Setup of build 10:
Design top, start of the top module:
module top(input clk, rst, ball_speed, serve_type, angle, bat_size, restart, start, en_color, auto, hard_mode, input[3:0] mode, max_score, input[8:0] adc, output sel, size, output sound, output [9:0] RED, GRN, BLU, output HSYNC, VSYNC, px_clk, blank);
Settings: LEC_CHECK=0, ABC_AREA=1, CAP_MARGIN=25, CORE_MARGIN=10, CORE_UTILIZATION=37, CTS_CLUSTER_DIAMETER=211, CTS_CLUSTER_SIZE=71, PLACE_DENSITY=0.95, SETUP_SLACK_MARGIN=-0.2, SLEW_MARGIN=0, TNS_END_PERCENT=35; clock period 5.56 ns.
run.sh (not shown) runs the stock make flow with config.mk's settings and CLKGATE_MAP_FILE=.
Build 10 failed in 5_1_grt with GRT-0232.
The inputs of build 57 differ from those of build 10 as listed below.
- CTS_CLUSTER_SIZE removed (was 71)
- PLACE_DENSITY removed (was 0.95)
- CORE_UTILIZATION changed from 37 to 61
- CTS_CLUSTER_DIAMETER removed (was 211)
- CORE_MARGIN changed from 10 to 2
- ABC_AREA changed from 1 to 0
- SLEW_MARGIN changed from 0 to 20
- SETUP_SLACK_MARGIN changed from -0.2 to -0.34
Results
In build 57 the implementation completed, yet the final layout does not meet the checks, the culprit being setup timing. simple AND/OR/NAND/NOR gates as the dominant kind of combinational cell was reported by build 10, and AND-OR/OR-AND gates by build 57. Any difference in number of sinks on the clock net between build 57 and build 10 is small enough to ignore. Build 10 → build 57: post-CTS setup buffer count now smaller, die boundary height went down 22%. Diff build 10 and build 57: post-cts resize count higher in build 10.
Here is what was changed in the inputs of build 55 compared with build 57.
- CAP_MARGIN changed from 25 to 20
- TNS_END_PERCENT removed (was 35)
- SETUP_SLACK_MARGIN changed from -0.34 to 2.07
- ABC_AREA removed (was 0)
- CORE_UTILIZATION changed from 61 to 64
- the clock period (ns, I/O delays scaled along) changed from 5.56 to 7.5
--- outcome ---
Summary of build 57 and build 55: one run falls short of a clean finish, namely build 57. Compared with build 57, in build 55 global-route usage shows an increase of 1.1 points; sequential cell count now sits at about the same level; finished layout cell area essentially unchanged; via count about even. The cell with the largest stage delay on the worst path comes out sky130_fd_sc_hd__nor4_1 in one run and sky130_fd_sc_hd__nor2_1 in the other, namely in build 57 and build 55 respectively. Compared with build 57, build 55 shows a higher share of total power in combinational logic.
Input changes introduced in build 89 (baseline for comparison: build 55):
- a deleted SETUP_SLACK_MARGIN that had been 2.07
- an added PLACE_DENSITY of 0.6
- an added ABC_AREA of 1
- a change of CORE_UTILIZATION from 64 to 13
- a change of the clock period (ns, I/O delays scaled along) from 7.5 to 14.0
==> results <==
Build 55 and build 89 all finish clean. Delta(placer congestion estimate, build 89 - build 55) < 0. Combinational share of power delta for build 89 relative to build 55: 1.4 points lower. The lower met1 capacity usage during global routing came out of build 89. Between build 55 and build 89, routed length on met3 decreased. From build 55 to build 89 the numbers moved as follows: power consumption now sits lower; final area moved down; area growth from synthesis to layout has increased.
The inputs of build 53 differ from those of build 89 as listed below.
- CORE_UTILIZATION now 40, was 13
- the clock period (ns, I/O delays scaled along) now 10.0, was 14.0
[summary]
Global-route wire length before repair of build 53 falls short of that of build 89 slightly.
Compared with build 89, in build 53 final core utilization shows an increase of 28 points; max-capacitance violation count has remained practically unchanged; synthesized cell count has remained practically unchanged; cell count went down by 27%.
Build 89 vs build 53, highest routing layer actually used: met5 vs met4
Maximum number of pins on one net before global-route repair on build 53 is up relative to build 89.
For layout net count, build 53 and build 89 come out practically identical.
Build 53 can be clocked faster than build 89.
For build 56, these inputs were changed with respect to build 53:
- changing CORE_UTILIZATION from 40 to 61
- setting CTS_CLUSTER_SIZE to 98 for the first time
- changing the clock period (ns, I/O delays scaled along) from 10.0 to 14.0
[summary]
- Core footprint: build 56 vs build 53 down about 34%
- For largest stage delay on the critical path, build 56 and build 53 come out practically identical.
- Taking build 53 as the reference point, the vias after detailed routing of build 56 rises by 298.
- Compared build 56 against build 53; highest clock frequency the design can meet within noise.
- Re power: build 56 is about 30% down on build 53.
- Delta (build 56 minus build 53): area added between synthesis and finish decreased 1.6 points, multi-input gate share of the layout cell area increased 1.1 points, worst setup slack increased 4.00 ns, cell area decreased 780 µm².

* * *

## v35
Starting RTL as in the previous note.
export LEC_CHECK = 0
export ABC_AREA = 1
export CAP_MARGIN = 25
export CORE_MARGIN = 2
export CORE_UTILIZATION = 72
export CTS_CLUSTER_DIAMETER = 371
export CTS_CLUSTER_SIZE = 53
export PLACE_DENSITY_LB_ADDON = 0.06
export SETUP_SLACK_MARGIN = 0.74
export SLEW_MARGIN = 5
export TNS_END_PERCENT = 5
create_clock -name core_clock -period 2.5 [get_ports {clk}]
v35 did not finish: a tool error stopped it during 3_5_place_dp.
Edits applied to the flow inputs when going from v35 to v21:
Settings: CAP_MARGIN: 25 -> 20; CTS_CLUSTER_DIAMETER: 371 -> unset; TNS_END_PERCENT: 5 -> unset; SLEW_MARGIN: 5 -> 20; PLACE_DENSITY_LB_ADDON: 0.06 -> unset; SETUP_SLACK_MARGIN: 0.74 -> 1.86; CTS_CLUSTER_SIZE: 53 -> unset; PLACE_DENSITY: unset -> 0.39; the clock period (ns, I/O delays scaled along): 2.5 -> 8.68.
==> results <==
- In summary, v21 completed successfully, with a layout that passed the timing, design-rule and antenna checks.
- v21 vs v35, final weighted congestion of routability-driven global placement went down by 11%.
- v21 -> v35: count of instantiated cells in the yosys netlist delta 0, exact match
- From v21 to v35, area after synthesis did not move at all.
- Reported for v21 and v35, xor/xnor share of the synthesized area turned out identical to the last digit.
- Diff v21..v35 | cell count after synthesis | unchanged
Input-level comparison between v17 and v21:
Settings: removing SETUP_SLACK_MARGIN (formerly 1.86); changing PLACE_DENSITY from 0.39 to 0.6; changing CORE_UTILIZATION from 72 to 40; changing the clock period (ns, I/O delays scaled along) from 8.68 to 7.34.
## What came out
v17: power is 21% higher than what v21 reported.
Higher hold slack among v17 and v21: v17
Area growth from synthesis to layout essentially unchanged between v17 and v21.
Per the comparison of v17 with v21, die area now larger, clock buffer instance count of the final layout now larger.
v17 went all the way through synthesis, placement and routing and the layout is clean on timing, DRC and antenna.
What v49 does differently from v17 at the input level:
Settings: swapping 40 for 24 in CORE_UTILIZATION; swapping 7.34 for 8.61 in the clock period (ns, I/O delays scaled along).
Notes after the runs:
Endpoint required time on the critical path: v49 higher than v17. Between v49 and v17, it is v49 whose core box area is higher, by 78000 um2. v49 against v17: total net switching power decreased by 15% relative to the old numbers; number of hold violations in the final report shows no meaningful change; power dissipated in the clock network shows a reduction of about 18%; first-iteration DRC count now sits lower. Going from v17 to v49, final standard cell area without fillers grows by 200 um2. The met2 track utilization from global routing number comes out higher for v17 vs v49. Of v49 and v17, the run reporting the lower global placement routability congestion was v49. Comparing v49 and v17, the higher routed wire length was measured on v49.
Inputs modified between v49 and v15:
Settings: a change of CORE_UTILIZATION from 24 to 72; an added TNS_END_PERCENT of 10; an added CTS_CLUSTER_SIZE of 100; a change of the clock period (ns, I/O delays scaled along) from 8.61 to 4.95.
Results
Status(v15) = ERROR, stage = 5_1_grt
Reported for v15 and v49, number of standard cells reported by yosys turned out identical to the last digit.
v15 against v49; die width is down by more than a quarter.
v15 against v49: estimated wirelength of the detail-placed design +13%; placeable core region shrank by 67%; post-detailed-placement cell area now sits higher; cell row count went down by about 43%; maximum number of buffers from clock root to sink stayed essentially flat.
Changes in v52 relative to v15:
Settings: TNS_END_PERCENT removed (was 10); ABC_AREA removed (was 1); CTS_CLUSTER_SIZE removed (was 100); PLACE_DENSITY removed (was 0.6); SETUP_SLACK_MARGIN newly set to 1.3; CORE_UTILIZATION changed from 72 to 65; the clock period (ns, I/O delays scaled along) changed from 4.95 to 5.18.
Findings:
Of v52 and v15, none finishes clean. Flow for v15 halted at 5_1_grt, error code GRT-0116. The final report for v52 shows a completed flow and a layout that fails verification, specifically setup timing. Relative to v15, area fraction in compound gates after synthesis has gone up in v52. NOTE Yosys chip area v15->v52 increased by a little under 10%. Number of cells in the yosys synthesis report delta for v52 relative to v15: 532 lower. Per the comparison of v52 with v15, xor and xnor area share after synthesis -0.69 points; synthesized instance count -about 7%; area after synthesis +4100 um2.

* * *

Starting RTL as in the previous note.
==> flow/config.mk <==
export PLATFORM = sky130hd
export DESIGN_NAME = top
export DESIGN_NICKNAME = top
export VERILOG_FILES = /design/flow/design.v
export SDC_FILE = /design/flow/constraint.sdc
export NUM_CORES = 4
export LEC_CHECK = 0
export CAP_MARGIN = 20
export CORE_MARGIN = 2
export CORE_UTILIZATION = 70
export CTS_CLUSTER_SIZE = 62
export HOLD_SLACK_MARGIN = 0.29
export SETUP_SLACK_MARGIN = -0.71
export SLEW_MARGIN = 20
==> flow/constraint.sdc <==
create_clock -name core_clock -period 7.84 [get_ports {clk}]
set_input_delay 1.5680 -clock core_clock [delete_from_list [all_inputs] [get_ports {clk}]]
set_output_delay 1.5680 -clock core_clock [all_outputs]
set_load 0.01 [all_outputs]
Edit:
Settings changed: ABC_AREA from default to 1, CORE_UTILIZATION 70 to 40, CTS_CLUSTER_SIZE 62 to default, HOLD_SLACK_MARGIN 0.29 to default, PLACE_DENSITY from default to 0.6, SETUP_SLACK_MARGIN -0.71 to default.
Clock period 7.84 ns to 8.61 ns, I/O delays scaled along.
Result: Clock-buffer cell count drops by 1; core utilization drops by 31 points; worst setup slack improved by 0.18 ns.

* * *

== job 4416 ==
top again, from the RTL that the note above started with.
// top
module top(input clk, rst, ball_speed, serve_type, angle, bat_size, restart, start, en_color, auto, hard_mode, input[3:0] mode, max_score, input[8:0] adc, output sel, size, output sound, output [9:0] RED, GRN, BLU, output HSYNC, VSYNC, px_clk, blank);
    wire [9:0] x, y, p1_y, p2_y, bx, by;
    reg [9:0] p2_y_ff;
    wire px_data_out;
    wire [29:0] px_data_in;
    wire [4:0] score1, score2;
    wire p1_win, p2_win, turn, start_state, hit, wall, goal;
    wire p2p, p2m, xh, yh;
    wire [1:0] game_mode;
    reg[1:0] mode_in, score_in;
    wire [9:0] ap2_y, pp2_y;
    assign blank = 1'b1;
    assign size = bat_size;
    assign p2_y = p2_y_ff;
    always @(posedge clk) begin
        if(auto) p2_y_ff <= ap2_y;
        else p2_y_ff <= pp2_y;
    end
    always @(posedge clk or posedge rst) begin
        if(rst) begin
            mode_in <= 2'b00;
            score_in <= 2'b00;
        end else begin
        if(mode[0]) mode_in <= 2'b00;
        if(mode[1]) mode_in <= 2'b01;
        if(mode[2]) mode_in <= 2'b10;
        if(mode[3]) mode_in <= 2'b11;
        if(max_score[0]) score_in <= 2'b00;
  ...
export LEC_CHECK = 0
export ABC_AREA = 1
export CAP_MARGIN = 0
export CORE_MARGIN = 2
export CORE_UTILIZATION = 72
export CTS_CLUSTER_DIAMETER = 209
export SETUP_SLACK_MARGIN = -0.41
export SLEW_MARGIN = 15
export TNS_END_PERCENT = 80
create_clock -name core_clock -period 6.44 [get_ports {clk}]
Every stage of job 4416 finished as expected; the final checks, on the other hand, flagged setup timing, which means the layout fails.
The inputs of job 1845 differ from those of job 4416 as listed below.
- setting PLACE_DENSITY to 0.6 for the first time
- changing CORE_UTILIZATION from 72 to 56
- changing SLEW_MARGIN from 15 to 5
- changing CAP_MARGIN from 0 to 20
- removing TNS_END_PERCENT (formerly 80)
- removing CTS_CLUSTER_DIAMETER (formerly 209)
- removing SETUP_SLACK_MARGIN (formerly -0.41)
- changing the clock period (ns, I/O delays scaled along) from 6.44 to 7.07
Findings:
Job 1845 went all the way through the flow, and no timing, DRC or antenna check failed.
Changes observed in job 1845 relative to job 4416: detailed-routed wire length on met2 now sits higher, routed wire length on met3 went down, final core utilization decreased 19 points, post-route met1 wirelength moved up.
Of the two values seen for uppermost layer routed, met5 was produced by job 4416 and met4 by job 1845.
Higher minimum setup slack in the final design among job 1845 and job 4416: job 1845
Number of library cell types mapped by synthesis delta (job 1845 -> job 4416): insignificant
From job 4416 to job 1845 the numbers moved as follows: number of remaining DRC errors comparable, area overhead of the layout relative to synthesis went down by 1.2 points.
--- input diff job 1845..job 1276 ---
- an added CELL_PAD_IN_SITES_GLOBAL_PLACEMENT of 2
- an added MAX_ROUTING_LAYER of met5
- an added HOLD_SLACK_MARGIN of -0.01
- an added PLACE_DENSITY_LB_ADDON of 0.02
- a change of SLEW_MARGIN from 5 to 35
- a change of ABC_AREA from 1 to 0
- an added GPL_TIMING_DRIVEN of 1
- an added CTS_CLUSTER_SIZE of 27
- an added TNS_END_PERCENT of 50
- an added CORE_ASPECT_RATIO of 0.9
- a deleted PLACE_DENSITY that had been 0.6
- an added SETUP_SLACK_MARGIN of 2.0
- an added MIN_ROUTING_LAYER of met2
Notes after the runs:
Cell count listed in synth_stat.txt (job 1276 / job 1845): 0.929
Job 1276 vs job 1845: synthesized area up in job 1276
Row count went down slightly going from job 1845 to job 1276.
Area inside the core boundary ended up 0.0075 sq mm higher on job 1276 than on job 1845.
Post-synthesis simple-gate area fraction (lower): job 1276
Summary of job 1845 and job 1276: one run falls short of a clean finish, namely job 1276.
Relative to job 1276, the following input files were edited for job 5905:
- clearing PLACE_DENSITY_LB_ADDON, which used to be 0.02
- clearing HOLD_SLACK_MARGIN, which used to be -0.01
- clearing MIN_ROUTING_LAYER, which used to be met2
- clearing SETUP_SLACK_MARGIN, which used to be 2.0
- clearing ABC_AREA, which used to be 0
- clearing TNS_END_PERCENT, which used to be 50
- clearing CELL_PAD_IN_SITES_GLOBAL_PLACEMENT, which used to be 2
- swapping 56 for 68 in CORE_UTILIZATION
- clearing CORE_ASPECT_RATIO, which used to be 0.9
- swapping 27 for 34 in CTS_CLUSTER_SIZE
- swapping 35 for 20 in SLEW_MARGIN
- clearing MAX_ROUTING_LAYER, which used to be met5
- clearing GPL_TIMING_DRIVEN, which used to be 1
- swapping 7.07 for 5.18 in the clock period (ns, I/O delays scaled along)
Findings:
- Although it ran to completion, job 5905 produced a layout that fails the final checks because of setup timing.
- Diff job 1276 -> job 5905: effective utilization at floorplan increased by 12 points relative to the old numbers, die size shows a reduction of 17%, number of flops mapped to enable cells by yosys flat, vertical die size -4.3%, area fraction in and, or, nand and nor cells after synthesis stayed essentially flat.
- Diff job 5905..job 1276 | area of the synthesized netlist per yosys stat | unchanged
- Summary of job 5905 over job 1276: synthesized instance count essentially unchanged, area fraction in xor and xnor cells shows no meaningful change, async set or reset register ratio after synthesis flat.
#### Input delta (job 6304 over job 5905)
- CTS_CLUSTER_SIZE removed (was 34)
- CORE_UTILIZATION changed from 68 to 63
- MAX_ROUTING_LAYER newly set to met4
- the clock period (ns, I/O delays scaled along) changed from 5.18 to 13.3
- Lower maximum clock rate among job 6304 and job 5905: job 6304
- When job 6304 is measured against job 5905, its met1 track demand over resource turns out 5.9 points lower.
- Floorplan-stage core utilization was lower in the run labelled job 6304.
- Taking job 5905 as the reference, in job 6304 final setup slack of the worst path saw an increase, post-route clock skew went down 0.042 ns, sequential cell area share up 1.2 points, global-route wire length before repair has decreased, power after layout now smaller.
- Job 6304 | stages: all done | timing, DRC, antenna: all pass
- Job 6304: share of power burned in combinational logic 0.5 points below job 5905
Setup changes, job 6304 to job 2180
- PLACE_DENSITY_LB_ADDON now 0.05, previously not set
- CTS_CLUSTER_SIZE now 70, previously not set
- MAX_ROUTING_LAYER now met5, was met4
- TNS_END_PERCENT now 20, previously not set
- ABC_AREA now 1, previously not set
- CORE_UTILIZATION now 22, was 63
- CELL_PAD_IN_SITES_DETAIL_PLACEMENT now 0, previously not set
- HOLD_SLACK_MARGIN now 0.19, previously not set
- CAP_MARGIN now 5, was 20
- GPL_TIMING_DRIVEN now 0, previously not set
- CELL_PAD_IN_SITES_GLOBAL_PLACEMENT now 2, previously not set
- SETUP_SLACK_MARGIN now 1.23, previously not set
- SLEW_MARGIN now 35, was 20
Findings:
Measured against job 2180, the total number of vias of job 6304 comes out at 1.11 times the reference value.
met1 routing resource usage after global routing ended up 26 points lower on job 2180 than on job 6304.
Relative to job 6304, routed wire length has gone up in job 2180.
Run comparison: job 6304 cell type of the slowest stage on the worst timing path a2111oi_2; job 2180 cell type of the slowest stage on the worst timing path nor2_1
Lower maximum cell stage delay along the critical path goes to job 2180 over job 6304.
Job 6304 → job 2180: overall power of the completed layout now larger, post-route clock period utilization +15 points, cell area lower, reg2reg setup slack went down 2.02 ns, highest attainable clock frequency went down by about 20%.
Diff job 6304 -> job 2180 | worst setup margin | decrease of 2.02 ns
The more densely filled core belongs to job 6304, not job 2180.
Power and IR drop assume default switching activity.
